==> design.v <==
module unsigned_nonrestoring #(
    parameter int WIDTH = 32
) (
    input logic go,
    input logic[WIDTH-1:0] divisor,
    input logic[WIDTH-1:0] dividend,
    input logic clk, rst,
    output logic done,
    output logic[WIDTH-1:0] quotient,
    output logic[WIDTH-1:0] remainder,
    output logic divide_by_zero
);
typedef enum logic [1:0] {
    WAIT,
    COMPUTE,
    DONE
} state_t;
state_t next_state, state_R;
logic[WIDTH-1:0] Q_R, next_Q, quotient_R, next_quotient, remainder_R, next_remainder;
logic[WIDTH:0] A_R, next_A, B_R, next_B, B_twos_comp_R, next_B_twos_comp;
logic[$clog2(WIDTH):0] Count_R, next_Count;
logic done_R, next_done;
logic divide_by_zero_R, next_divide_by_zero;
assign done = done_R;
assign divide_by_zero = divide_by_zero_R;
assign quotient = quotient_R;
assign remainder = remainder_R;
always_ff @(posedge clk or posedge rst) begin
    if(rst) begin
        state_R <= WAIT;
        Q_R <= '0;
        A_R <= '0;
        B_R <= '0;
        B_twos_comp_R <= '0;
        Count_R <= '0;
        quotient_R <= '0;
        remainder_R <= '0;
        done_R <= 1'b0;
        divide_by_zero_R <= 1'b0;
    end
    else begin
        state_R <= next_state;
        Q_R <= next_Q;
        A_R <= next_A;
        B_R <= next_B;
        B_twos_comp_R <= next_B_twos_comp;
        Count_R <= next_Count;
        quotient_R <= next_quotient;
        remainder_R <= next_remainder;
        done_R <= next_done;
        divide_by_zero_R <= next_divide_by_zero;
    end
end 
logic[WIDTH:0] A_temp;
always_comb begin
    logic[WIDTH:0] one;
    one = 1;
    A_temp = '0;
    next_Q = Q_R;
    next_A = A_R;
    next_B = B_R;
    next_B_twos_comp = B_twos_comp_R;
    next_Count = Count_R;
    next_remainder = remainder_R;
    next_quotient = quotient_R;
    next_state = state_R;
    next_divide_by_zero = divide_by_zero_R;
    next_done = done_R;
    case(state_R)
        WAIT: begin
            if (go) begin
                if(divisor == 0) begin
                    next_state = DONE;
                    next_done = 1'b1;
                    next_divide_by_zero = 1'b1;
                end
                else begin
                    next_A = '0;
                    next_B = {1'b0,divisor};
                    next_B_twos_comp = ~next_B + one;
                    next_Q = dividend;
                    next_Count = WIDTH;
                    next_state = COMPUTE;
                end
            end
        end
        COMPUTE: begin
            if(A_R[WIDTH]) begin
                A_temp = {A_R[WIDTH-1:0], Q_R[WIDTH-1]};
                next_A = A_temp + B_R;
            end else begin
                A_temp = {A_R[WIDTH-1:0], Q_R[WIDTH-1]};
                next_A = A_temp + B_twos_comp_R;
            end
            next_Q = {Q_R[WIDTH-2:0],~next_A[WIDTH]};
            next_Count = Count_R - 1;
            if(next_Count == 0) begin 
                next_state = DONE;
                if(next_A[WIDTH]) next_remainder = next_A[WIDTH-1:0] + B_R;
                else next_remainder = next_A[WIDTH-1:0];
                next_quotient = next_Q[WIDTH-1:0];
                next_done = 1;
            end
        end
        DONE: begin
            next_done = 0;
            next_divide_by_zero = 1'b0;
            next_state = WAIT;
        end
    endcase
end
endmodule
==> run.sh <==
#!/bin/bash
# the make line also repeats each setting of config.mk as NAME=value (left out here)
make -C /OpenROAD-flow-scripts/flow DESIGN_CONFIG=/design/flow/config.mk WORK_HOME=/design/flow/orfs CLKGATE_MAP_FILE= finish
==> config.mk <==
export PLATFORM = sky130hd
export DESIGN_NAME = unsigned_nonrestoring
export DESIGN_NICKNAME = unsigned_nonrestoring
export VERILOG_FILES = /design/flow/design.v
export SDC_FILE = /design/flow/constraint.sdc
export NUM_CORES = 4
export LEC_CHECK = 0
export CAP_MARGIN = 20
export CORE_MARGIN = 2
export CORE_UTILIZATION = 65
export SLEW_MARGIN = 20
==> constraint.sdc <==
create_clock -name core_clock -period 4.83 [get_ports {clk}]
set_input_delay 0.9660 -clock core_clock [delete_from_list [all_inputs] [get_ports {clk}]]
set_output_delay 0.9660 -clock core_clock [all_outputs]
set_load 0.01 [all_outputs]
==> impl_metrics.xml, run 1 <==
<?xml version="1.0" encoding="UTF-8"?>
<metrics>
  <group name="run_status">
    <metric name="status" unit="">failed layout checks</metric>
    <metric name="failed_layout_checks" unit="">negative setup slack</metric>
  </group>
  <group name="synth">
    <metric name="biggest_combinational_cell_group_after_synthesis" unit="">AND-OR/OR-AND gates</metric>
    <metric name="area_figure_in_the_yosys_stat_output" unit="sq um">12400</metric>
    <metric name="ys.warnings.count" unit="">1</metric>
    <metric name="post_synth_mux_area_share" unit="">0.130</metric>
    <metric name="numSynthFlops" unit="">204</metric>
    <metric name="synth.cellmix.adderShare" unit="">0.0747</metric>
    <metric name="synthAoiAreaFrac" unit="">0.165</metric>
    <metric name="synth-async-reset-ratio" unit="">1.00</metric>
    <metric name="number_of_enable_type_register_cells_in_the_synthesized_netlist" unit="">0</metric>
    <metric name="xor_xnor_fraction_of_synth_area" unit="">0.0621</metric>
    <metric name="topCellsByArea" unit="">dfrtp_1 41%, mux2_2 8.4%, ha_1 7.2%</metric>
    <metric name="netlist.top_cell.by_area" unit="">dfrtp_1</metric>
    <metric name="synth_simple_gate_area_share" unit="">0.126</metric>
    <metric name="synth_area" unit="sq um">12400</metric>
    <metric name="yosysTopAreaCellShare" unit="">0.409</metric>
    <metric name="post_synth_inst_count" unit="">1277</metric>
    <metric name="synth_nets" unit="">1417</metric>
    <metric name="synth.yosys.num_cells" unit="">1277</metric>
    <metric name="syn-mean-instance-area" unit="sq um">9.73</metric>
    <metric name="ys_dominant_reg_cell" unit="">dfrtp_1</metric>
    <metric name="most_common_cell" unit="">dfrtp_1</metric>
    <metric name="most_numerous_cell_types_in_the_synthesized_netlist" unit="">203 x dfrtp_1, 179 x nand2_1, 113 x o21ai_0</metric>
    <metric name="synth_cell_type_count" unit="">70</metric>
    <metric name="postSynthSeqShare" unit="">0.411</metric>
  </group>
  <group name="setup_path">
    <metric name="critical-path-top-cell-by-count" unit="">buf_6</metric>
    <metric name="critical-path-top-delay-family" unit="">AND-OR/OR-AND gates</metric>
    <metric name="crit_fanout" unit="">7</metric>
    <metric name="worst-path-buf-inv" unit="">4</metric>
    <metric name="r2r-start" unit="">A_R[32]$_DFFE_PP0P_</metric>
    <metric name="critical_path.startpoint_type" unit="">flip-flop</metric>
    <metric name="critical_path_required_time" unit="ns">5.22</metric>
    <metric name="r2r_cells" unit="">23</metric>
    <metric name="critical_path_arrival" unit="ns">5.79</metric>
    <metric name="timing.critical_path.cells" unit="">buf_6 -&gt; mux2_4 -&gt; ha_4 -&gt; buf_6 -&gt; o21a_1 -&gt; o21a_1 -&gt; a21oi_2 -&gt; buf_6 -&gt; o21ai_0 -&gt; xor2_1 -&gt; ha_1 -&gt; nand4_1 -&gt; buf_4 -&gt; a21oi_1 -&gt; nor2_2 -&gt; o2111ai_2 -&gt; a31oi_4 -&gt; o21bai_4 -&gt; a2111oi_4 -&gt; o31ai_1 -&gt; nand3_2 -&gt; xnor2_1 -&gt; o21ai_1</metric>
    <metric name="timing.reg2reg.setup_slack" unit="ns">-0.57</metric>
    <metric name="cp-end-kind" unit="">flip-flop</metric>
    <metric name="timing.critical_path.depth" unit="">23</metric>
    <metric name="capturing_element_of_the_worst_setup_path" unit="">remainder_R[31]$_DFFE_PP0P_</metric>
    <metric name="worst_path_max_delay_cell" unit="">dfrtp_2</metric>
    <metric name="critPathLaunch" unit="">A_R[32]$_DFFE_PP0P_</metric>
    <metric name="setup.worst_path.class" unit="">reg -&gt; reg</metric>
    <metric name="worst_r2r_endpoint" unit="">remainder_R[31]$_DFFE_PP0P_</metric>
    <metric name="slowest_delay" unit="ns">0.50</metric>
  </group>
  <group name="route">
    <metric name="route.vias.total" unit="">12400</metric>
    <metric name="avgViaCountPerCell" unit="">6.75</metric>
    <metric name="drt.antenna.violating_nets" unit="">0</metric>
    <metric name="wl_per_cell" unit="microns">25.0</metric>
    <metric name="remaining_drc_errors" unit="">0</metric>
    <metric name="wl" unit="mm">45.9</metric>
    <metric name="drt_first_iter_violations" unit="">1457</metric>
    <metric name="first_pass_iters" unit="">6</metric>
    <metric name="num_antenna_cells" unit="">0</metric>
  </group>
  <group name="placement">
    <metric name="place.port_buffers" unit="">132</metric>
    <metric name="gp_congestion" unit="">0.979</metric>
    <metric name="place.detailed.hpwl" unit="mm">25.1</metric>
  </group>
  <group name="hold_path">
    <metric name="worst_hold_startpoint" unit="">remainder_R[28]$_DFFE_PP0P_</metric>
    <metric name="hold_end" unit="">remainder_R[28]$_DFFE_PP0P_</metric>
    <metric name="min_path_type" unit="">reg -&gt; reg</metric>
    <metric name="min_path_cells" unit="">2</metric>
  </group>
  <group name="cells_and_area">
    <metric name="final_net_count" unit="">1728</metric>
    <metric name="syn2layout_area_growth" unit="%">36.1</metric>
    <metric name="layout.filler_cells" unit="">777</metric>
    <metric name="final_core_utilization" unit="">0.904</metric>
  </group>
  <group name="timing">
    <metric name="holdWs" unit="ns">0.475</metric>
    <metric name="worst_slew_pin_slew" unit="ns">0.950</metric>
    <metric name="setup_ws" unit="ns">-0.570</metric>
    <metric name="fin_worst_skew" unit="ns">0.0159</metric>
    <metric name="finalSetupTns" unit="ns">-1.95</metric>
    <metric name="slew-limit-headroom" unit="">0.358</metric>
    <metric name="report.final.slew_viol_count" unit="">0</metric>
    <metric name="rsz0062_at_grt" unit="">yes</metric>
    <metric name="final_setup_violating_endpoints" unit="">8</metric>
    <metric name="post_route_minimum_period" unit="ns">5.40</metric>
    <metric name="finalHoldViolations" unit="">0</metric>
    <metric name="final_min_period_over_clock_period" unit="">1.12</metric>
    <metric name="fmax" unit="MHz">185</metric>
  </group>
  <group name="floorplan">
    <metric name="rows" unit="">50</metric>
    <metric name="fp.dieW" unit="microns">142</metric>
    <metric name="core_area" unit="sq um">18700</metric>
    <metric name="dieHeight" unit="microns">142</metric>
    <metric name="io-pin-count" unit="">133</metric>
    <metric name="dieArea" unit="sq um">20200</metric>
    <metric name="floorplan.initialDensity" unit="">0.664</metric>
  </group>
  <group name="clock_network">
    <metric name="cts.sinks" unit="">204</metric>
    <metric name="tritoncts" unit="">built</metric>
    <metric name="clk_pin_slew" unit="ns">0.07</metric>
    <metric name="cts-root-to-sink-buffers" unit="">3</metric>
    <metric name="clock_latency" unit="ns">0.55</metric>
    <metric name="cts-htree-levels" unit="">1</metric>
    <metric name="cts_made_buffers" unit="">23</metric>
    <metric name="cts_hold_buf" unit="">0</metric>
    <metric name="clk_root_buffer_cell" unit="">clkbuf_16</metric>
  </group>
  <group name="global_routing">
    <metric name="globalRouteOverflowTotal" unit="">0</metric>
    <metric name="number_of_antenna_violations_at_the_first_check_in_global_routing" unit="">0</metric>
    <metric name="grt_pass1_vias" unit="">12500</metric>
    <metric name="grtUsageTotal" unit="">0.425</metric>
    <metric name="grt_max_degree" unit="">65</metric>
    <metric name="grt_pass1_wl" unit="mm">67.4</metric>
  </group>
  <group name="run">
    <metric name="stage_log_warnings" unit="">38</metric>
    <metric name="maxCapViolations" unit="">0</metric>
  </group>
</metrics>
==> per-stage QoR <==
stage | instance area [sq um] | setup WS (ns) | cells
CTS | 16600 | -0.142 | 1823
global placement | 15200 | -0.547 | 1760
global route | 16900 | -0.686 | 1837
floorplan | 12500 | -0.154 | 1277
finish | 16900 | -0.570 | 1837
detailed placement | 15200 | -0.658 | 1760
==> layer usage <==
layer,global-route usage,wire (microns),vias to the layer above,part of all wire
met5,0,0,-,0
met4,0.199,3340,0,0.073
met3,0.0717,4830,355,0.11
met2,0.723,21200,1016,0.46
met1,0.531,16500,5840,0.36
li1,-,-,5181,-
==> what timing repair did <==
action                                  in CTS  in global routing
endpoints found under the hold margin        0                  0
endpoints found under the setup margin      13                 14
buffers inserted                            23                 14
resized                                     87                 41
pin swaps                                   53                 47
==> area by class of cell <==
| cell class | count | area [sq um] | area share |
|---|---|---|---|
| inverter | 34 | 131 | 0.00777 |
| sequential | 204 | 5110 | 0.302 |
| timing repair buffer | 341 | 3040 | 0.180 |
| clock inverter | 6 | 72.6 | 0.00429 |
| multi-input combinational | 984 | 7580 | 0.448 |
| tap | 234 | 293 | 0.0173 |
| clock buffer | 34 | 687 | 0.0406 |
==> run 2, diff against run 1 <==
- CELL_PAD_IN_SITES_DETAIL_PLACEMENT: not set -> 2
- CORE_MARGIN: 2 -> 5
- CORE_UTILIZATION: 65 -> 43
- CTS_CLUSTER_SIZE: not set -> 72
- GPL_ROUTABILITY_DRIVEN: not set -> 0
- MAX_ROUTING_LAYER: not set -> met4
- MIN_ROUTING_LAYER: not set -> met1
- PLACE_DENSITY_LB_ADDON: not set -> 0.05
- SETUP_SLACK_MARGIN: not set -> -0.17
- SLEW_MARGIN: 20 -> 40
- TNS_END_PERCENT: not set -> 70
- clock period: 4.83 -> 4.04 ns (I/O delays scaled with it)
==> impl_metrics.xml, run 2 <==
<?xml version="1.0" encoding="UTF-8"?>
<metrics>
  <group name="synth">
    <metric name="post_synth_mux_area_share" unit="">0.130</metric>
    <metric name="numSynthFlops" unit="">204</metric>
    <metric name="synth.cellmix.adderShare" unit="">0.0747</metric>
    <metric name="postSynthSeqShare" unit="">0.411</metric>
    <metric name="ys_dominant_reg_cell" unit="">dfrtp_1</metric>
    <metric name="syn-mean-instance-area" unit="sq um">9.73</metric>
    <metric name="netlist.top_cell.by_area" unit="">dfrtp_1</metric>
    <metric name="synth_simple_gate_area_share" unit="">0.126</metric>
    <metric name="synth_area" unit="sq um">12400</metric>
    <metric name="synth.yosys.num_cells" unit="">1277</metric>
    <metric name="xor_xnor_fraction_of_synth_area" unit="">0.0621</metric>
    <metric name="most_common_cell" unit="">dfrtp_1</metric>
    <metric name="synth_cell_type_count" unit="">70</metric>
    <metric name="synth-async-reset-ratio" unit="">1.00</metric>
    <metric name="post_synth_inst_count" unit="">1277</metric>
    <metric name="synth_nets" unit="">1417</metric>
    <metric name="area_figure_in_the_yosys_stat_output" unit="sq um">12400</metric>
    <metric name="synthAoiAreaFrac" unit="">0.165</metric>
    <metric name="number_of_enable_type_register_cells_in_the_synthesized_netlist" unit="">0</metric>
    <metric name="yosysTopAreaCellShare" unit="">0.409</metric>
    <metric name="most_numerous_cell_types_in_the_synthesized_netlist" unit="">203 x dfrtp_1, 179 x nand2_1, 113 x o21ai_0</metric>
    <metric name="biggest_combinational_cell_group_after_synthesis" unit="">AND-OR/OR-AND gates</metric>
    <metric name="ys.warnings.count" unit="">1</metric>
    <metric name="topCellsByArea" unit="">dfrtp_1 41%, mux2_2 8.4%, ha_1 7.2%</metric>
  </group>
  <group name="placement">
    <metric name="place.port_buffers" unit="">132</metric>
  </group>
  <group name="floorplan">
    <metric name="rows" unit="">62</metric>
    <metric name="core_area" unit="sq um">28600</metric>
    <metric name="io-pin-count" unit="">133</metric>
    <metric name="floorplan.initialDensity" unit="">0.434</metric>
    <metric name="dieArea" unit="sq um">32400</metric>
    <metric name="fp.dieW" unit="microns">180</metric>
    <metric name="dieHeight" unit="microns">180</metric>
  </group>
  <group name="run_status">
    <metric name="outcome.stop_stage" unit="">3_5_place_dp</metric>
    <metric name="status" unit="">aborted with a tool error</metric>
    <metric name="error_message" unit="">[ERROR DPL-0033] detailed placement checks failed during check placement.</metric>
  </group>
</metrics>
run 2: through the flow:
step	setup slack (ns)	instances
global placement	-1.57	2007
floorplan	-1.43	1277
==> run 3, diff against run 2 <==
- CELL_PAD_IN_SITES_DETAIL_PLACEMENT: 2 -> 1
- CELL_PAD_IN_SITES_GLOBAL_PLACEMENT: not set -> 1
- CORE_ASPECT_RATIO: not set -> 0.68
- CORE_MARGIN: 5 -> 6
- CORE_UTILIZATION: 43 -> 40
- CTS_CLUSTER_DIAMETER: not set -> 48
- CTS_CLUSTER_SIZE: 72 -> 19
- GPL_ROUTABILITY_DRIVEN: 0 -> 1
- MAX_ROUTING_LAYER: met4 -> met5
- MIN_ROUTING_LAYER: met1 -> met2
- PLACE_DENSITY_LB_ADDON: 0.05 -> not set
- SETUP_SLACK_MARGIN: -0.17 -> not set
- SLEW_MARGIN: 40 -> 20
- TNS_END_PERCENT: 70 -> 100
- clock period: 4.04 -> 9.94 ns (I/O delays scaled with it)
==> impl_metrics.xml, run 3 <==
<?xml version="1.0" encoding="UTF-8"?>
<metrics>
  <group name="cells_and_area">
    <metric name="regArea" unit="sq um">5110</metric>
    <metric name="post-route-cell-area" unit="sq um">15100</metric>
    <metric name="finish.cell_count_without_fillers" unit="">1822</metric>
    <metric name="layout.filler_cells" unit="">3399</metric>
    <metric name="final_core_utilization" unit="">0.502</metric>
    <metric name="final_net_count" unit="">1534</metric>
    <metric name="syn2layout_area_growth" unit="%">21.7</metric>
    <metric name="logic_area" unit="sq um">6950</metric>
  </group>
  <group name="setup_path">
    <metric name="worst_r2r_endpoint" unit="">remainder_R[31]$_DFFE_PP0P_</metric>
    <metric name="capturing_element_of_the_worst_setup_path" unit="">remainder_R[31]$_DFFE_PP0P_</metric>
    <metric name="critical_path_arrival" unit="ns">7.09</metric>
    <metric name="crit_fanout" unit="">33</metric>
    <metric name="worst_path_max_delay_cell" unit="">a2111oi_0</metric>
    <metric name="cp-end-kind" unit="">flip-flop</metric>
    <metric name="critPathLaunch" unit="">A_R[32]$_DFFE_PP0P_</metric>
    <metric name="worst-path-buf-inv" unit="">1</metric>
    <metric name="r2r_cells" unit="">23</metric>
    <metric name="critical_path_required_time" unit="ns">10.37</metric>
    <metric name="critical-path-top-delay-family" unit="">AND-OR/OR-AND gates</metric>
    <metric name="slowest_delay" unit="ns">0.55</metric>
    <metric name="setup.worst_path.class" unit="">reg -&gt; reg</metric>
    <metric name="r2r-start" unit="">A_R[32]$_DFFE_PP0P_</metric>
    <metric name="timing.critical_path.depth" unit="">23</metric>
    <metric name="timing.reg2reg.setup_slack" unit="ns">3.28</metric>
    <metric name="timing.critical_path.cells" unit="">buf_4 -&gt; mux2_2 -&gt; ha_1 -&gt; o211ai_2 -&gt; a21oi_2 -&gt; a2111oi_2 -&gt; o21ai_1 -&gt; o41ai_4 -&gt; o21ba_2 -&gt; o21ai_0 -&gt; xor2_1 -&gt; ha_1 -&gt; a21oi_1 -&gt; o21bai_1 -&gt; a221oi_1 -&gt; o2111ai_1 -&gt; a31oi_1 -&gt; o21bai_1 -&gt; a2111oi_0 -&gt; or4_1 -&gt; nand3_1 -&gt; xnor2_1 -&gt; o21ai_0</metric>
    <metric name="critical_path.startpoint_type" unit="">flip-flop</metric>
  </group>
  <group name="hold_path">
    <metric name="min_path_cells" unit="">1</metric>
    <metric name="min_path_type" unit="">reg -&gt; reg</metric>
    <metric name="hold_end" unit="">B_twos_comp_R[32]$_DFFE_PP0P_</metric>
    <metric name="worst_hold_startpoint" unit="">B_twos_comp_R[32]$_DFFE_PP0P_</metric>
  </group>
  <group name="floorplan">
    <metric name="rows" unit="">52</metric>
    <metric name="dieArea" unit="sq um">35500</metric>
    <metric name="io-pin-count" unit="">133</metric>
    <metric name="core_area" unit="sq um">30100</metric>
    <metric name="dieHeight" unit="microns">157</metric>
    <metric name="fp.dieW" unit="microns">226</metric>
    <metric name="floorplan.initialDensity" unit="">0.412</metric>
  </group>
  <group name="timing">
    <metric name="finalSetupTns" unit="ns">0</metric>
    <metric name="fin_worst_skew" unit="ns">0.0159</metric>
    <metric name="holdWs" unit="ns">0.476</metric>
    <metric name="slew-limit-headroom" unit="">0.291</metric>
    <metric name="report.final.slew_viol_count" unit="">0</metric>
    <metric name="worst_slew_pin_slew" unit="ns">1.06</metric>
    <metric name="final_min_period_over_clock_period" unit="">0.670</metric>
    <metric name="setup_ws" unit="ns">3.28</metric>
    <metric name="rsz0062_at_grt" unit="">no</metric>
    <metric name="fmax" unit="MHz">150</metric>
    <metric name="finalHoldViolations" unit="">0</metric>
    <metric name="post_route_minimum_period" unit="ns">6.66</metric>
    <metric name="final_setup_violating_endpoints" unit="">0</metric>
  </group>
  <group name="synth">
    <metric name="synth_cell_type_count" unit="">70</metric>
    <metric name="post_synth_mux_area_share" unit="">0.130</metric>
    <metric name="post_synth_inst_count" unit="">1277</metric>
    <metric name="ys_dominant_reg_cell" unit="">dfrtp_1</metric>
    <metric name="number_of_enable_type_register_cells_in_the_synthesized_netlist" unit="">0</metric>
    <metric name="synth-async-reset-ratio" unit="">1.00</metric>
    <metric name="biggest_combinational_cell_group_after_synthesis" unit="">AND-OR/OR-AND gates</metric>
    <metric name="numSynthFlops" unit="">204</metric>
    <metric name="most_numerous_cell_types_in_the_synthesized_netlist" unit="">203 x dfrtp_1, 179 x nand2_1, 113 x o21ai_0</metric>
    <metric name="postSynthSeqShare" unit="">0.411</metric>
    <metric name="syn-mean-instance-area" unit="sq um">9.73</metric>
    <metric name="synthAoiAreaFrac" unit="">0.165</metric>
    <metric name="synth_area" unit="sq um">12400</metric>
    <metric name="xor_xnor_fraction_of_synth_area" unit="">0.0621</metric>
    <metric name="synth_nets" unit="">1417</metric>
    <metric name="ys.warnings.count" unit="">1</metric>
    <metric name="most_common_cell" unit="">dfrtp_1</metric>
    <metric name="synth.cellmix.adderShare" unit="">0.0747</metric>
    <metric name="synth_simple_gate_area_share" unit="">0.126</metric>
    <metric name="topCellsByArea" unit="">dfrtp_1 41%, mux2_2 8.4%, ha_1 7.2%</metric>
    <metric name="synth.yosys.num_cells" unit="">1277</metric>
    <metric name="yosysTopAreaCellShare" unit="">0.409</metric>
    <metric name="area_figure_in_the_yosys_stat_output" unit="sq um">12400</metric>
    <metric name="netlist.top_cell.by_area" unit="">dfrtp_1</metric>
  </group>
  <group name="run">
    <metric name="maxCapViolations" unit="">0</metric>
    <metric name="stage_log_warnings" unit="">36</metric>
  </group>
  <group name="run_status">
    <metric name="status" unit="">finished clean</metric>
  </group>
  <group name="route">
    <metric name="avgViaCountPerCell" unit="">7.60</metric>
    <metric name="wl" unit="mm">38.6</metric>
    <metric name="remaining_drc_errors" unit="">0</metric>
    <metric name="route.vias.total" unit="">13900</metric>
    <metric name="num_antenna_cells" unit="">0</metric>
    <metric name="drt.antenna.violating_nets" unit="">0</metric>
    <metric name="wl_per_cell" unit="microns">21.2</metric>
    <metric name="first_pass_iters" unit="">7</metric>
    <metric name="drt_first_iter_violations" unit="">1431</metric>
  </group>
  <group name="clock_network">
    <metric name="clk_root_buffer_cell" unit="">clkbuf_16</metric>
    <metric name="cts-root-to-sink-buffers" unit="">3</metric>
    <metric name="cts_setup_buffers" unit="">0</metric>
    <metric name="cts-htree-levels" unit="">1</metric>
    <metric name="post_cts.resized_instances" unit="">0</metric>
    <metric name="clk_pin_slew" unit="ns">0.06</metric>
    <metric name="cts_made_buffers" unit="">29</metric>
    <metric name="clock_latency" unit="ns">0.58</metric>
    <metric name="tritoncts" unit="">built</metric>
    <metric name="cts.sinks" unit="">204</metric>
    <metric name="cts_hold_buf" unit="">0</metric>
  </group>
  <group name="global_routing">
    <metric name="grt_pass1_vias" unit="">16300</metric>
    <metric name="globalRouteOverflowTotal" unit="">0</metric>
    <metric name="grtUsageTotal" unit="">0.323</metric>
    <metric name="number_of_antenna_violations_at_the_first_check_in_global_routing" unit="">0</metric>
    <metric name="grt_pass1_wl" unit="mm">60.5</metric>
    <metric name="grt_max_degree" unit="">146</metric>
  </group>
  <group name="placement">
    <metric name="place.detailed.hpwl" unit="mm">27.7</metric>
    <metric name="pre_cts_slack" unit="ns">3.55</metric>
    <metric name="placement.cell_area" unit="sq um">14100</metric>
    <metric name="gp_congestion" unit="">0.916</metric>
    <metric name="place.port_buffers" unit="">132</metric>
    <metric name="place.detailed.instances" unit="">1768</metric>
  </group>
</metrics>
run 3: area by class of cell:
class	instances	area share
clock buffers	35	0.0521
clock inverters	19	0.0159
inverters	34	0.00927
multi-input cells	984	0.459
flip-flops and latches	204	0.338
well taps	405	0.0335
repair buffers	141	0.0919
run 3: per-layer routing:
layer,global-route usage,up-vias,routed length [microns],share of wire
met4,0.0431,4,1370,0.036
li1,-,4751,-,-
met3,0.501,181,18100,0.47
met1,-,5015,0,0
met2,0.348,3903,19000,0.49
met5,0.0865,-,114,0.0030
==> run 4, diff against run 3 <==
- CAP_MARGIN: 20 -> 35
- CELL_PAD_IN_SITES_DETAIL_PLACEMENT: 1 -> not set
- CELL_PAD_IN_SITES_GLOBAL_PLACEMENT: 1 -> not set
- CORE_ASPECT_RATIO: 0.68 -> not set
- CORE_MARGIN: 6 -> 2
- CORE_UTILIZATION: 40 -> 68
- CTS_CLUSTER_DIAMETER: 48 -> not set
- CTS_CLUSTER_SIZE: 19 -> not set
- GPL_ROUTABILITY_DRIVEN: 1 -> not set
- MAX_ROUTING_LAYER: met5 -> not set
- MIN_ROUTING_LAYER: met2 -> not set
- TNS_END_PERCENT: 100 -> 5
- clock period: 9.94 -> 5.02 ns (I/O delays scaled with it)
==> impl_metrics.xml, run 4 <==
<?xml version="1.0" encoding="UTF-8"?>
<metrics>
  <group name="run_status">
    <metric name="status" unit="">failed layout checks</metric>
    <metric name="failed_layout_checks" unit="">negative setup slack</metric>
  </group>
  <group name="route">
    <metric name="drt_first_iter_violations" unit="">1826</metric>
    <metric name="num_antenna_cells" unit="">0</metric>
    <metric name="first_pass_iters" unit="">9</metric>
    <metric name="route.vias.total" unit="">12900</metric>
    <metric name="drt.antenna.violating_nets" unit="">0</metric>
    <metric name="remaining_drc_errors" unit="">0</metric>
    <metric name="wl_per_cell" unit="microns">26.6</metric>
    <metric name="wl" unit="mm">48.4</metric>
    <metric name="avgViaCountPerCell" unit="">7.13</metric>
  </group>
  <group name="cells_and_area">
    <metric name="logic_area" unit="sq um">7570</metric>
    <metric name="final_core_utilization" unit="">0.933</metric>
    <metric name="regArea" unit="sq um">5110</metric>
    <metric name="final_net_count" unit="">1710</metric>
    <metric name="syn2layout_area_growth" unit="%">35.0</metric>
    <metric name="layout.filler_cells" unit="">583</metric>
    <metric name="finish.cell_count_without_fillers" unit="">1816</metric>
    <metric name="post-route-cell-area" unit="sq um">16800</metric>
  </group>
  <group name="run">
    <metric name="stage_log_warnings" unit="">40</metric>
    <metric name="maxCapViolations" unit="">0</metric>
  </group>
  <group name="setup_path">
    <metric name="r2r_cells" unit="">25</metric>
    <metric name="critical_path_arrival" unit="ns">5.89</metric>
    <metric name="capturing_element_of_the_worst_setup_path" unit="">remainder_R[31]$_DFFE_PP0P_</metric>
    <metric name="slowest_delay" unit="ns">0.41</metric>
    <metric name="critical_path.startpoint_type" unit="">flip-flop</metric>
    <metric name="timing.critical_path.depth" unit="">25</metric>
    <metric name="timing.reg2reg.setup_slack" unit="ns">-0.44</metric>
    <metric name="critical-path-top-delay-family" unit="">AND-OR/OR-AND gates</metric>
    <metric name="setup.worst_path.class" unit="">reg -&gt; reg</metric>
    <metric name="worst_path_max_delay_cell" unit="">dfrtp_2</metric>
    <metric name="critical_path_required_time" unit="ns">5.45</metric>
    <metric name="r2r-start" unit="">A_R[32]$_DFFE_PP0P_</metric>
    <metric name="worst_r2r_endpoint" unit="">remainder_R[31]$_DFFE_PP0P_</metric>
    <metric name="worst-path-buf-inv" unit="">3</metric>
    <metric name="crit_fanout" unit="">5</metric>
    <metric name="cp-end-kind" unit="">flip-flop</metric>
    <metric name="critPathLaunch" unit="">A_R[32]$_DFFE_PP0P_</metric>
  </group>
  <group name="synth">
    <metric name="synth_nets" unit="">1417</metric>
    <metric name="netlist.top_cell.by_area" unit="">dfrtp_1</metric>
    <metric name="ys.warnings.count" unit="">1</metric>
    <metric name="synth.yosys.num_cells" unit="">1277</metric>
    <metric name="ys_dominant_reg_cell" unit="">dfrtp_1</metric>
    <metric name="post_synth_mux_area_share" unit="">0.130</metric>
    <metric name="most_numerous_cell_types_in_the_synthesized_netlist" unit="">203 x dfrtp_1, 179 x nand2_1, 113 x o21ai_0</metric>
    <metric name="yosysTopAreaCellShare" unit="">0.409</metric>
    <metric name="synth.cellmix.adderShare" unit="">0.0747</metric>
    <metric name="post_synth_inst_count" unit="">1277</metric>
    <metric name="biggest_combinational_cell_group_after_synthesis" unit="">AND-OR/OR-AND gates</metric>
    <metric name="postSynthSeqShare" unit="">0.411</metric>
    <metric name="synth-async-reset-ratio" unit="">1.00</metric>
    <metric name="synth_simple_gate_area_share" unit="">0.126</metric>
    <metric name="synth_cell_type_count" unit="">70</metric>
    <metric name="synth_area" unit="sq um">12400</metric>
    <metric name="number_of_enable_type_register_cells_in_the_synthesized_netlist" unit="">0</metric>
    <metric name="numSynthFlops" unit="">204</metric>
    <metric name="area_figure_in_the_yosys_stat_output" unit="sq um">12400</metric>
    <metric name="syn-mean-instance-area" unit="sq um">9.73</metric>
    <metric name="most_common_cell" unit="">dfrtp_1</metric>
    <metric name="topCellsByArea" unit="">dfrtp_1 41%, mux2_2 8.4%, ha_1 7.2%</metric>
    <metric name="synthAoiAreaFrac" unit="">0.165</metric>
    <metric name="xor_xnor_fraction_of_synth_area" unit="">0.0621</metric>
  </group>
  <group name="clock_network">
    <metric name="clk_root_buffer_cell" unit="">clkbuf_16</metric>
    <metric name="clk_pin_slew" unit="ns">0.07</metric>
    <metric name="tritoncts" unit="">built</metric>
    <metric name="clock_latency" unit="ns">0.54</metric>
    <metric name="cts.sinks" unit="">204</metric>
    <metric name="cts-root-to-sink-buffers" unit="">3</metric>
    <metric name="cts-htree-levels" unit="">1</metric>
    <metric name="cts_made_buffers" unit="">23</metric>
    <metric name="cts_hold_buf" unit="">0</metric>
  </group>
  <group name="timing">
    <metric name="slew-limit-headroom" unit="">0.533</metric>
    <metric name="setup_ws" unit="ns">-0.441</metric>
    <metric name="finalHoldViolations" unit="">0</metric>
    <metric name="rsz0062_at_grt" unit="">yes</metric>
    <metric name="worst_slew_pin_slew" unit="ns">0.693</metric>
    <metric name="post_route_minimum_period" unit="ns">5.46</metric>
    <metric name="finalSetupTns" unit="ns">-2.48</metric>
    <metric name="fmax" unit="MHz">183</metric>
    <metric name="final_min_period_over_clock_period" unit="">1.09</metric>
    <metric name="fin_worst_skew" unit="ns">0.0163</metric>
    <metric name="report.final.slew_viol_count" unit="">0</metric>
    <metric name="holdWs" unit="ns">0.482</metric>
    <metric name="final_setup_violating_endpoints" unit="">10</metric>
  </group>
  <group name="global_routing">
    <metric name="grt_pass1_wl" unit="mm">60.6</metric>
    <metric name="globalRouteOverflowTotal" unit="">0</metric>
    <metric name="grt_pass1_vias" unit="">12100</metric>
    <metric name="grt_max_degree" unit="">101</metric>
    <metric name="number_of_antenna_violations_at_the_first_check_in_global_routing" unit="">1</metric>
    <metric name="grtUsageTotal" unit="">0.384</metric>
  </group>
  <group name="placement">
    <metric name="placement.cell_area" unit="sq um">15000</metric>
    <metric name="pre_cts_slack" unit="ns">-0.513</metric>
    <metric name="place.detailed.instances" unit="">1734</metric>
    <metric name="gp_congestion" unit="">0.949</metric>
    <metric name="place.port_buffers" unit="">132</metric>
    <metric name="place.detailed.hpwl" unit="mm">23.6</metric>
  </group>
  <group name="floorplan">
    <metric name="core_area" unit="sq um">18000</metric>
    <metric name="floorplan.initialDensity" unit="">0.692</metric>
    <metric name="dieHeight" unit="microns">139</metric>
    <metric name="fp.dieW" unit="microns">139</metric>
    <metric name="io-pin-count" unit="">133</metric>
    <metric name="dieArea" unit="sq um">19400</metric>
    <metric name="rows" unit="">49</metric>
  </group>
  <group name="hold_path">
    <metric name="min_path_type" unit="">reg -&gt; reg</metric>
    <metric name="hold_end" unit="">remainder_R[8]$_DFFE_PP0P_</metric>
    <metric name="worst_hold_startpoint" unit="">remainder_R[8]$_DFFE_PP0P_</metric>
    <metric name="min_path_cells" unit="">2</metric>
  </group>
</metrics>
[run 4: area by class of cell]
type | instances | area share
Inverter | 34 | 0.00784
Clock buffer | 34 | 0.0404
Timing Repair Buffer | 323 | 0.172
Sequential cell | 204 | 0.305
Tap cell | 229 | 0.0171
Multi-Input combinational cell | 984 | 0.452
Clock inverter | 8 | 0.00627
[run 4: routing by layer]
| layer | share of wire | up-vias | routed length, microns | global-route usage |
|---|---|---|---|---|
| met1 | 0.33 | 6031 | 15800 | 0.468 |
| met3 | 0.13 | 501 | 6120 | 0.0822 |
| li1 | - | 5139 | - | - |
| met5 | 0.00021 | - | 10 | 0 |
| met2 | 0.45 | 1275 | 22000 | 0.647 |
| met4 | 0.092 | 2 | 4470 | 0.192 |
[run 4: repair_timing]
item,in CTS,in global routing
cloned,1,0
endpoints found under the hold margin,0,0
endpoints found under the setup margin,5,14
gates resized,52,74
pin swaps,30,49
buffers inserted,21,17
==> run 5, diff against run 4 <==
- CAP_MARGIN: 35 -> 20
- CELL_PAD_IN_SITES_GLOBAL_PLACEMENT: not set -> 2
- CORE_UTILIZATION: 68 -> 40
- MIN_ROUTING_LAYER: not set -> met2
- TNS_END_PERCENT: 5 -> not set
- clock period: 5.02 -> 6.7 ns (I/O delays scaled with it)
==> impl_metrics.xml, run 5 <==
<?xml version="1.0" encoding="UTF-8"?>
<metrics>
  <group name="setup_path">
    <metric name="slowest_delay" unit="ns">0.54</metric>
    <metric name="worst_path_max_delay_cell" unit="">dfrtp_1</metric>
    <metric name="timing.critical_path.depth" unit="">23</metric>
    <metric name="timing.critical_path.cells" unit="">buf_4 -&gt; mux2_2 -&gt; ha_1 -&gt; o21ai_0 -&gt; a211o_1 -&gt; o21ai_1 -&gt; o41ai_4 -&gt; o21ba_2 -&gt; o21ai_0 -&gt; a31oi_1 -&gt; xnor2_1 -&gt; ha_1 -&gt; inv_1 -&gt; nor2_1 -&gt; a221oi_1 -&gt; o2111ai_1 -&gt; a31oi_1 -&gt; o21bai_2 -&gt; a2111oi_2 -&gt; or4_1 -&gt; nand3_1 -&gt; xnor2_1 -&gt; o21ai_0</metric>
    <metric name="worst-path-buf-inv" unit="">2</metric>
    <metric name="critPathLaunch" unit="">A_R[32]$_DFFE_PP0P_</metric>
    <metric name="r2r-start" unit="">A_R[32]$_DFFE_PP0P_</metric>
    <metric name="critical-path-top-delay-family" unit="">AND-OR/OR-AND gates</metric>
    <metric name="critical_path_arrival" unit="ns">6.53</metric>
    <metric name="r2r_cells" unit="">23</metric>
    <metric name="capturing_element_of_the_worst_setup_path" unit="">remainder_R[31]$_DFFE_PP0P_</metric>
    <metric name="critical_path.startpoint_type" unit="">flip-flop</metric>
    <metric name="timing.reg2reg.setup_slack" unit="ns">0.58</metric>
    <metric name="cp-end-kind" unit="">flip-flop</metric>
    <metric name="worst_r2r_endpoint" unit="">remainder_R[31]$_DFFE_PP0P_</metric>
    <metric name="crit_fanout" unit="">9</metric>
    <metric name="setup.worst_path.class" unit="">reg -&gt; reg</metric>
    <metric name="critical_path_required_time" unit="ns">7.10</metric>
    <metric name="critical-path-top-cell-by-count" unit="">o21ai_0</metric>
  </group>
  <group name="synth">
    <metric name="postSynthSeqShare" unit="">0.411</metric>
    <metric name="synth_cell_type_count" unit="">70</metric>
    <metric name="ys.warnings.count" unit="">1</metric>
    <metric name="post_synth_mux_area_share" unit="">0.130</metric>
    <metric name="topCellsByArea" unit="">dfrtp_1 41%, mux2_2 8.4%, ha_1 7.2%</metric>
    <metric name="numSynthFlops" unit="">204</metric>
    <metric name="synth_simple_gate_area_share" unit="">0.126</metric>
    <metric name="ys_dominant_reg_cell" unit="">dfrtp_1</metric>
    <metric name="synth_area" unit="sq um">12400</metric>
    <metric name="yosysTopAreaCellShare" unit="">0.409</metric>
    <metric name="most_common_cell" unit="">dfrtp_1</metric>
    <metric name="synth.yosys.num_cells" unit="">1277</metric>
    <metric name="most_numerous_cell_types_in_the_synthesized_netlist" unit="">203 x dfrtp_1, 179 x nand2_1, 113 x o21ai_0</metric>
    <metric name="post_synth_inst_count" unit="">1277</metric>
    <metric name="synth-async-reset-ratio" unit="">1.00</metric>
    <metric name="area_figure_in_the_yosys_stat_output" unit="sq um">12400</metric>
    <metric name="biggest_combinational_cell_group_after_synthesis" unit="">AND-OR/OR-AND gates</metric>
    <metric name="number_of_enable_type_register_cells_in_the_synthesized_netlist" unit="">0</metric>
    <metric name="synth_nets" unit="">1417</metric>
    <metric name="syn-mean-instance-area" unit="sq um">9.73</metric>
    <metric name="synthAoiAreaFrac" unit="">0.165</metric>
    <metric name="netlist.top_cell.by_area" unit="">dfrtp_1</metric>
    <metric name="xor_xnor_fraction_of_synth_area" unit="">0.0621</metric>
    <metric name="synth.cellmix.adderShare" unit="">0.0747</metric>
  </group>
  <group name="timing">
    <metric name="fin_worst_skew" unit="ns">0.0146</metric>
    <metric name="post_route_minimum_period" unit="ns">6.12</metric>
    <metric name="slew-limit-headroom" unit="">0.289</metric>
    <metric name="final_setup_violating_endpoints" unit="">0</metric>
    <metric name="worst_slew_pin_slew" unit="ns">1.07</metric>
    <metric name="report.final.slew_viol_count" unit="">0</metric>
    <metric name="fmax" unit="MHz">163</metric>
    <metric name="setup_ws" unit="ns">0.577</metric>
    <metric name="finalSetupTns" unit="ns">0</metric>
    <metric name="rsz0062_at_grt" unit="">no</metric>
    <metric name="finalHoldViolations" unit="">0</metric>
    <metric name="holdWs" unit="ns">0.473</metric>
    <metric name="final_min_period_over_clock_period" unit="">0.914</metric>
  </group>
  <group name="placement">
    <metric name="place.detailed.instances" unit="">1765</metric>
    <metric name="pre_cts_slack" unit="ns">0.413</metric>
    <metric name="gp_congestion" unit="">0.842</metric>
    <metric name="placement.cell_area" unit="sq um">14100</metric>
    <metric name="place.port_buffers" unit="">132</metric>
    <metric name="place.detailed.hpwl" unit="mm">24.5</metric>
  </group>
  <group name="floorplan">
    <metric name="rows" unit="">64</metric>
    <metric name="floorplan.initialDensity" unit="">0.406</metric>
    <metric name="io-pin-count" unit="">133</metric>
    <metric name="fp.dieW" unit="microns">180</metric>
    <metric name="dieArea" unit="sq um">32500</metric>
    <metric name="dieHeight" unit="microns">180</metric>
    <metric name="core_area" unit="sq um">30600</metric>
  </group>
  <group name="cells_and_area">
    <metric name="post-route-cell-area" unit="sq um">15100</metric>
    <metric name="syn2layout_area_growth" unit="%">21.6</metric>
    <metric name="final_net_count" unit="">1537</metric>
    <metric name="final_core_utilization" unit="">0.494</metric>
    <metric name="layout.filler_cells" unit="">2884</metric>
    <metric name="finish.cell_count_without_fillers" unit="">1815</metric>
  </group>
  <group name="clock_network">
    <metric name="cts_made_buffers" unit="">26</metric>
    <metric name="tritoncts" unit="">built</metric>
    <metric name="clk_pin_slew" unit="ns">0.06</metric>
    <metric name="post_cts.resized_instances" unit="">0</metric>
    <metric name="cts-root-to-sink-buffers" unit="">3</metric>
    <metric name="clock_latency" unit="ns">0.55</metric>
    <metric name="cts.sinks" unit="">204</metric>
    <metric name="cts-htree-levels" unit="">1</metric>
    <metric name="clk_root_buffer_cell" unit="">clkbuf_16</metric>
    <metric name="cts_hold_buf" unit="">0</metric>
    <metric name="cts_setup_buffers" unit="">0</metric>
  </group>
  <group name="route">
    <metric name="avgViaCountPerCell" unit="">7.53</metric>
    <metric name="wl" unit="mm">34.8</metric>
    <metric name="route.vias.total" unit="">13700</metric>
    <metric name="remaining_drc_errors" unit="">0</metric>
    <metric name="wl_per_cell" unit="microns">19.2</metric>
    <metric name="first_pass_iters" unit="">8</metric>
    <metric name="drt.antenna.violating_nets" unit="">0</metric>
    <metric name="drt_first_iter_violations" unit="">1374</metric>
  </group>
  <group name="global_routing">
    <metric name="grt_pass1_wl" unit="mm">54.4</metric>
    <metric name="grt_max_degree" unit="">121</metric>
    <metric name="grt_pass1_vias" unit="">15000</metric>
    <metric name="grtUsageTotal" unit="">0.310</metric>
    <metric name="number_of_antenna_violations_at_the_first_check_in_global_routing" unit="">0</metric>
    <metric name="globalRouteOverflowTotal" unit="">0</metric>
  </group>
  <group name="hold_path">
    <metric name="worst_hold_startpoint" unit="">B_twos_comp_R[32]$_DFFE_PP0P_</metric>
    <metric name="hold_end" unit="">B_twos_comp_R[32]$_DFFE_PP0P_</metric>
    <metric name="min_path_cells" unit="">1</metric>
    <metric name="min_path_type" unit="">reg -&gt; reg</metric>
  </group>
  <group name="run">
    <metric name="stage_log_warnings" unit="">38</metric>
    <metric name="maxCapViolations" unit="">0</metric>
  </group>
  <group name="run_status">
    <metric name="status" unit="">finished clean</metric>
  </group>
</metrics>
==> run 5: cell type report <==
class | instances | area (sq um) | share of cell area
Sequential cell | 204 | 5110 | 0.338
Timing Repair Buffer | 147 | 1470 | 0.0974
Tap cell | 396 | 495 | 0.0328
Clock inverter | 8 | 168 | 0.0111
Inverter | 34 | 131 | 0.00870
Antenna cell | 2 | 5.00 | 0.000331
Multi-Input combinational cell | 984 | 6950 | 0.460
Clock buffer | 40 | 774 | 0.0513
==> run 5: routing by layer <==
metal	global-route usage	routed length [microns]
met5	0.0296	58
met4	0.0310	1210
met3	0.467	15900
met2	0.353	17600
met1	-	0
==> run 6, diff against run 5 <==
- CELL_PAD_IN_SITES_GLOBAL_PLACEMENT: 2 -> not set
- CORE_UTILIZATION: 40 -> 66
- CTS_CLUSTER_SIZE: not set -> 39
- MIN_ROUTING_LAYER: met2 -> not set
- clock period: 6.7 -> 4.32 ns (I/O delays scaled with it)
==> impl_metrics.xml, run 6 <==
<?xml version="1.0" encoding="UTF-8"?>
<metrics>
  <group name="global_routing">
    <metric name="globalRouteOverflowTotal" unit="">0</metric>
    <metric name="grt_pass1_wl" unit="mm">69.2</metric>
    <metric name="grt_max_degree" unit="">106</metric>
    <metric name="grtUsageTotal" unit="">0.440</metric>
    <metric name="grt_pass1_vias" unit="">13000</metric>
    <metric name="number_of_antenna_violations_at_the_first_check_in_global_routing" unit="">3</metric>
  </group>
  <group name="clock_network">
    <metric name="cts.sinks" unit="">204</metric>
    <metric name="tritoncts" unit="">built</metric>
    <metric name="cts-htree-levels" unit="">1</metric>
    <metric name="clk_pin_slew" unit="ns">0.08</metric>
    <metric name="clock_latency" unit="ns">0.55</metric>
    <metric name="cts-root-to-sink-buffers" unit="">3</metric>
    <metric name="clk_root_buffer_cell" unit="">clkbuf_16</metric>
    <metric name="cts_made_buffers" unit="">23</metric>
    <metric name="cts_hold_buf" unit="">0</metric>
  </group>
  <group name="setup_path">
    <metric name="setup.worst_path.class" unit="">reg -&gt; reg</metric>
    <metric name="timing.reg2reg.setup_slack" unit="ns">-1.34</metric>
    <metric name="critical_path.startpoint_type" unit="">flip-flop</metric>
    <metric name="critical_path_required_time" unit="ns">4.72</metric>
    <metric name="r2r-start" unit="">A_R[32]$_DFFE_PP0P_</metric>
    <metric name="worst_path_max_delay_cell" unit="">o21bai_1</metric>
    <metric name="slowest_delay" unit="ns">0.67</metric>
    <metric name="worst_r2r_endpoint" unit="">remainder_R[31]$_DFFE_PP0P_</metric>
    <metric name="crit_fanout" unit="">6</metric>
    <metric name="capturing_element_of_the_worst_setup_path" unit="">remainder_R[31]$_DFFE_PP0P_</metric>
    <metric name="worst-path-buf-inv" unit="">5</metric>
    <metric name="critical-path-top-delay-family" unit="">AND-OR/OR-AND gates</metric>
    <metric name="critPathLaunch" unit="">A_R[32]$_DFFE_PP0P_</metric>
    <metric name="r2r_cells" unit="">22</metric>
    <metric name="critical-path-top-cell-by-count" unit="">buf_4</metric>
    <metric name="timing.critical_path.depth" unit="">22</metric>
    <metric name="critical_path_arrival" unit="ns">6.07</metric>
    <metric name="timing.critical_path.cells" unit="">buf_12 -&gt; buf_4 -&gt; mux2_4 -&gt; ha_4 -&gt; nand2_2 -&gt; a211o_1 -&gt; o21ai_4 -&gt; o41ai_4 -&gt; buf_4 -&gt; o31ai_2 -&gt; buf_4 -&gt; a21oi_1 -&gt; o21bai_1 -&gt; a21oi_1 -&gt; xnor2_1 -&gt; ha_1 -&gt; nor2_1 -&gt; buf_4 -&gt; o31ai_2 -&gt; nand3_4 -&gt; xnor2_2 -&gt; o21ai_1</metric>
    <metric name="cp-end-kind" unit="">flip-flop</metric>
  </group>
  <group name="floorplan">
    <metric name="rows" unit="">50</metric>
    <metric name="dieHeight" unit="microns">141</metric>
    <metric name="floorplan.initialDensity" unit="">0.669</metric>
    <metric name="fp.dieW" unit="microns">141</metric>
    <metric name="dieArea" unit="sq um">19900</metric>
    <metric name="io-pin-count" unit="">133</metric>
    <metric name="core_area" unit="sq um">18600</metric>
  </group>
  <group name="timing">
    <metric name="slew-limit-headroom" unit="">-0.00706</metric>
    <metric name="worst_slew_pin_slew" unit="ns">1.49</metric>
    <metric name="final_setup_violating_endpoints" unit="">148</metric>
    <metric name="holdWs" unit="ns">0.481</metric>
    <metric name="finalHoldViolations" unit="">0</metric>
    <metric name="fin_worst_skew" unit="ns">0.0249</metric>
    <metric name="final_min_period_over_clock_period" unit="">1.31</metric>
    <metric name="rsz0062_at_grt" unit="">yes</metric>
    <metric name="setup_ws" unit="ns">-1.34</metric>
    <metric name="report.final.slew_viol_count" unit="">1</metric>
    <metric name="post_route_minimum_period" unit="ns">5.66</metric>
    <metric name="fmax" unit="MHz">177</metric>
  </group>
  <group name="synth">
    <metric name="ys_dominant_reg_cell" unit="">dfrtp_1</metric>
    <metric name="most_common_cell" unit="">dfrtp_1</metric>
    <metric name="netlist.top_cell.by_area" unit="">dfrtp_1</metric>
    <metric name="postSynthSeqShare" unit="">0.411</metric>
    <metric name="synth-async-reset-ratio" unit="">1.00</metric>
    <metric name="yosysTopAreaCellShare" unit="">0.409</metric>
    <metric name="ys.warnings.count" unit="">1</metric>
    <metric name="synth_area" unit="sq um">12400</metric>
    <metric name="synth.yosys.num_cells" unit="">1277</metric>
    <metric name="syn-mean-instance-area" unit="sq um">9.73</metric>
    <metric name="synth_cell_type_count" unit="">70</metric>
    <metric name="synth_nets" unit="">1417</metric>
    <metric name="xor_xnor_fraction_of_synth_area" unit="">0.0621</metric>
    <metric name="area_figure_in_the_yosys_stat_output" unit="sq um">12400</metric>
    <metric name="number_of_enable_type_register_cells_in_the_synthesized_netlist" unit="">0</metric>
    <metric name="numSynthFlops" unit="">204</metric>
    <metric name="synth_simple_gate_area_share" unit="">0.126</metric>
    <metric name="biggest_combinational_cell_group_after_synthesis" unit="">AND-OR/OR-AND gates</metric>
    <metric name="topCellsByArea" unit="">dfrtp_1 41%, mux2_2 8.4%, ha_1 7.2%</metric>
    <metric name="synthAoiAreaFrac" unit="">0.165</metric>
    <metric name="most_numerous_cell_types_in_the_synthesized_netlist" unit="">203 x dfrtp_1, 179 x nand2_1, 113 x o21ai_0</metric>
    <metric name="post_synth_inst_count" unit="">1277</metric>
    <metric name="synth.cellmix.adderShare" unit="">0.0747</metric>
    <metric name="post_synth_mux_area_share" unit="">0.130</metric>
  </group>
  <group name="hold_path">
    <metric name="min_path_cells" unit="">2</metric>
    <metric name="worst_hold_startpoint" unit="">remainder_R[12]$_DFFE_PP0P_</metric>
    <metric name="min_path_type" unit="">reg -&gt; reg</metric>
    <metric name="hold_end" unit="">remainder_R[12]$_DFFE_PP0P_</metric>
  </group>
  <group name="run">
    <metric name="stage_log_warnings" unit="">42</metric>
    <metric name="maxCapViolations" unit="">1</metric>
  </group>
  <group name="placement">
    <metric name="pre_cts_slack" unit="ns">-1.06</metric>
    <metric name="gp_congestion" unit="">0.931</metric>
    <metric name="place.detailed.hpwl" unit="mm">26.8</metric>
    <metric name="place.port_buffers" unit="">132</metric>
  </group>
  <group name="route">
    <metric name="route.vias.total" unit="">13400</metric>
    <metric name="avgViaCountPerCell" unit="">7.14</metric>
    <metric name="remaining_drc_errors" unit="">0</metric>
    <metric name="drt_first_iter_violations" unit="">1858</metric>
    <metric name="wl" unit="mm">53.3</metric>
    <metric name="first_pass_iters" unit="">6</metric>
    <metric name="wl_per_cell" unit="microns">28.5</metric>
    <metric name="drt.antenna.violating_nets" unit="">0</metric>
  </group>
  <group name="cells_and_area">
    <metric name="syn2layout_area_growth" unit="%">38.2</metric>
    <metric name="final_core_utilization" unit="">0.924</metric>
    <metric name="final_net_count" unit="">1759</metric>
  </group>
  <group name="run_status">
    <metric name="failed_layout_checks" unit="">max-capacitance violations, max-slew violations, negative setup slack</metric>
    <metric name="status" unit="">failed layout checks</metric>
  </group>
</metrics>
-- run 6: area by class of cell --
cell class / instances / area (sq um)
multi-input cells: 984 / 7630
flip-flops and latches: 204 / 5110
repair buffers: 372 / 3280
fillers: 665 / 1410
clock buffers: 33 / 673
well taps: 234 / 293
inverters: 34 / 131
clock inverters: 8 / 52.6
diodes: 2 / 5.00
-- run 6: routing by layer --
| layer | up-vias | part of all wire | track usage |
|---|---|---|---|
| met4 | 0 | 0.11 | 0.253 |
| met2 | 1348 | 0.44 | 0.740 |
| met1 | 6223 | 0.32 | 0.528 |
| met5 | - | 0 | 0 |
| li1 | 5244 | - | - |
| met3 | 550 | 0.13 | 0.0870 |
-- run 6: timing repair --
item / 4_1_cts / 5_1_grt
setup endpoints to repair: 21 / 31
pin swaps: 36 / 25
gates resized: 62 / 42
buffers inserted: 18 / 7
-- run 6: stage by stage --
stage	TNS, ns	area, sq um	cells
finish	-38.25	17200	1871
global route	-54.56	17200	1869
CTS	-5.80	16900	1862
detailed placement	-8.92	15700	1804
global placement	-6.76	15700	1804
floorplan	-1.70	12700	1277
==> run 7, diff against run 6 <==
- CORE_UTILIZATION: 66 -> 65
- CTS_CLUSTER_SIZE: 39 -> not set
- clock period: 4.32 -> 4.87 ns (I/O delays scaled with it)
==> impl_metrics.xml, run 7 <==
<?xml version="1.0" encoding="UTF-8"?>
<metrics>
  <group name="run_status">
    <metric name="status" unit="">failed layout checks</metric>
    <metric name="failed_layout_checks" unit="">negative setup slack</metric>
  </group>
  <group name="global_routing">
    <metric name="grt_pass1_vias" unit="">12200</metric>
    <metric name="grt_pass1_wl" unit="mm">64.6</metric>
    <metric name="gr-usage-met2" unit="">0.676</metric>
    <metric name="grt-busiest-layer" unit="">met2</metric>
    <metric name="number_of_antenna_violations_at_the_first_check_in_global_routing" unit="">0</metric>
    <metric name="grtUsageTotal" unit="">0.405</metric>
    <metric name="groute.layer.met1.usage" unit="">0.517</metric>
    <metric name="globalRouteOverflowTotal" unit="">0</metric>
    <metric name="grt_max_degree" unit="">137</metric>
    <metric name="gr-usage-met3" unit="">0.0771</metric>
  </group>
  <group name="synth">
    <metric name="post_synth_mux_area_share" unit="">0.130</metric>
    <metric name="number_of_enable_type_register_cells_in_the_synthesized_netlist" unit="">0</metric>
    <metric name="ys_dominant_reg_cell" unit="">dfrtp_1</metric>
    <metric name="most_numerous_cell_types_in_the_synthesized_netlist" unit="">203 x dfrtp_1, 179 x nand2_1, 113 x o21ai_0</metric>
    <metric name="syn-mean-instance-area" unit="sq um">9.73</metric>
    <metric name="synth_area" unit="sq um">12400</metric>
    <metric name="topCellsByArea" unit="">dfrtp_1 41%, mux2_2 8.4%, ha_1 7.2%</metric>
    <metric name="netlist.top_cell.by_area" unit="">dfrtp_1</metric>
    <metric name="most_common_cell" unit="">dfrtp_1</metric>
    <metric name="xor_xnor_fraction_of_synth_area" unit="">0.0621</metric>
    <metric name="post_synth_inst_count" unit="">1277</metric>
    <metric name="area_figure_in_the_yosys_stat_output" unit="sq um">12400</metric>
    <metric name="synth.yosys.num_cells" unit="">1277</metric>
    <metric name="synth_simple_gate_area_share" unit="">0.126</metric>
    <metric name="ys.warnings.count" unit="">1</metric>
    <metric name="biggest_combinational_cell_group_after_synthesis" unit="">AND-OR/OR-AND gates</metric>
    <metric name="synth-async-reset-ratio" unit="">1.00</metric>
    <metric name="numSynthFlops" unit="">204</metric>
    <metric name="synth_nets" unit="">1417</metric>
    <metric name="synthAoiAreaFrac" unit="">0.165</metric>
    <metric name="synth.cellmix.adderShare" unit="">0.0747</metric>
    <metric name="yosysTopAreaCellShare" unit="">0.409</metric>
    <metric name="synth_cell_type_count" unit="">70</metric>
    <metric name="postSynthSeqShare" unit="">0.411</metric>
  </group>
  <group name="setup_path">
    <metric name="timing.critical_path.depth" unit="">32</metric>
    <metric name="critical_path_arrival" unit="ns">5.73</metric>
    <metric name="cp-end-kind" unit="">flip-flop</metric>
    <metric name="slowest_delay" unit="ns">0.42</metric>
    <metric name="critical_path_required_time" unit="ns">5.25</metric>
    <metric name="r2r_cells" unit="">32</metric>
    <metric name="setup.worst_path.class" unit="">reg -&gt; reg</metric>
    <metric name="crit_fanout" unit="">8</metric>
    <metric name="critical_path.startpoint_type" unit="">flip-flop</metric>
    <metric name="capturing_element_of_the_worst_setup_path" unit="">remainder_R[18]$_DFFE_PP0P_</metric>
    <metric name="r2r-start" unit="">A_R[32]$_DFFE_PP0P_</metric>
    <metric name="critical-path-top-cell-by-count" unit="">buf_4</metric>
    <metric name="worst_r2r_endpoint" unit="">remainder_R[18]$_DFFE_PP0P_</metric>
    <metric name="timing.reg2reg.setup_slack" unit="ns">-0.48</metric>
    <metric name="critPathLaunch" unit="">A_R[32]$_DFFE_PP0P_</metric>
    <metric name="critical-path-top-delay-family" unit="">buffers and inverters</metric>
    <metric name="worst_path_max_delay_cell" unit="">dfrtp_2</metric>
    <metric name="worst-path-buf-inv" unit="">20</metric>
  </group>
  <group name="timing">
    <metric name="worst_slew_pin_slew" unit="ns">0.981</metric>
    <metric name="finalHoldViolations" unit="">0</metric>
    <metric name="report.final.slew_viol_count" unit="">0</metric>
    <metric name="fmax" unit="MHz">187</metric>
    <metric name="setup_ws" unit="ns">-0.480</metric>
    <metric name="post_route_minimum_period" unit="ns">5.35</metric>
    <metric name="slew-limit-headroom" unit="">0.337</metric>
    <metric name="holdWs" unit="ns">0.478</metric>
    <metric name="final_setup_violating_endpoints" unit="">13</metric>
    <metric name="fin_worst_skew" unit="ns">0.0330</metric>
    <metric name="final_min_period_over_clock_period" unit="">1.10</metric>
    <metric name="rsz0062_at_grt" unit="">yes</metric>
  </group>
  <group name="route">
    <metric name="wl" unit="mm">45.1</metric>
    <metric name="route.vias.total" unit="">12400</metric>
    <metric name="wl_per_cell" unit="microns">24.6</metric>
    <metric name="avgViaCountPerCell" unit="">6.74</metric>
    <metric name="drt_first_iter_violations" unit="">1400</metric>
    <metric name="num_antenna_cells" unit="">0</metric>
    <metric name="drt.antenna.violating_nets" unit="">0</metric>
    <metric name="remaining_drc_errors" unit="">0</metric>
    <metric name="first_pass_iters" unit="">6</metric>
  </group>
  <group name="hold_path">
    <metric name="min_path_cells" unit="">2</metric>
    <metric name="hold_end" unit="">remainder_R[15]$_DFFE_PP0P_</metric>
    <metric name="min_path_type" unit="">reg -&gt; reg</metric>
    <metric name="worst_hold_startpoint" unit="">remainder_R[15]$_DFFE_PP0P_</metric>
  </group>
  <group name="clock_network">
    <metric name="cts-htree-levels" unit="">1</metric>
    <metric name="cts.sinks" unit="">204</metric>
    <metric name="cts_hold_buf" unit="">0</metric>
    <metric name="cts-root-to-sink-buffers" unit="">3</metric>
    <metric name="clk_root_buffer_cell" unit="">clkbuf_16</metric>
    <metric name="tritoncts" unit="">built</metric>
    <metric name="clock_latency" unit="ns">0.55</metric>
    <metric name="clk_pin_slew" unit="ns">0.07</metric>
    <metric name="cts_made_buffers" unit="">22</metric>
  </group>
  <group name="placement">
    <metric name="place.port_buffers" unit="">132</metric>
    <metric name="gp_congestion" unit="">0.978</metric>
    <metric name="place.detailed.hpwl" unit="mm">24.3</metric>
    <metric name="pre_cts_slack" unit="ns">-0.631</metric>
  </group>
  <group name="floorplan">
    <metric name="fp.dieW" unit="microns">142</metric>
    <metric name="dieArea" unit="sq um">20200</metric>
    <metric name="dieHeight" unit="microns">142</metric>
    <metric name="floorplan.initialDensity" unit="">0.664</metric>
    <metric name="core_area" unit="sq um">18700</metric>
    <metric name="rows" unit="">50</metric>
    <metric name="io-pin-count" unit="">133</metric>
  </group>
  <group name="run">
    <metric name="stage_log_warnings" unit="">41</metric>
    <metric name="maxCapViolations" unit="">0</metric>
  </group>
  <group name="cells_and_area">
    <metric name="logic_area" unit="sq um">7640</metric>
    <metric name="regArea" unit="sq um">5110</metric>
    <metric name="final_net_count" unit="">1733</metric>
    <metric name="layout.filler_cells" unit="">728</metric>
    <metric name="syn2layout_area_growth" unit="%">37.1</metric>
  </group>
</metrics>
run 7: per-stage QoR:
stage	area, sq um	util	setup TNS (ns)	std cells
CTS	16700	0.890	-0.257	1826
finish	17000	0.911	-3.08	1838
global route	17000	0.911	-4.89	1838
global placement	15200	0.813	-1.58	1760
floorplan	12500	-	-0.114	1277
detailed placement	15200	0.813	-2.36	1760
run 7: timing repair:
action / 4_1_cts / 5_1_grt
setup buffers: 31 / 12
pin swaps: 52 / 23
resized: 81 / 50
setup endpoints to repair: 10 / 14
cloned: 0 / 0
run 7: metal layers:
layer  vias up  wire (microns)
li1       5194               -
met1      5904           16400
met2       976           21400
met3       313            4390
met4         0            3040
met5         -               0
run 7: final cells by class:
class	count	share of cell area
multi-input cells	984	0.449
well taps	234	0.0172
repair buffers	347	0.180
clock inverters	8	0.0112
clock buffers	27	0.0352
flip-flops and latches	204	0.300
inverters	34	0.00771
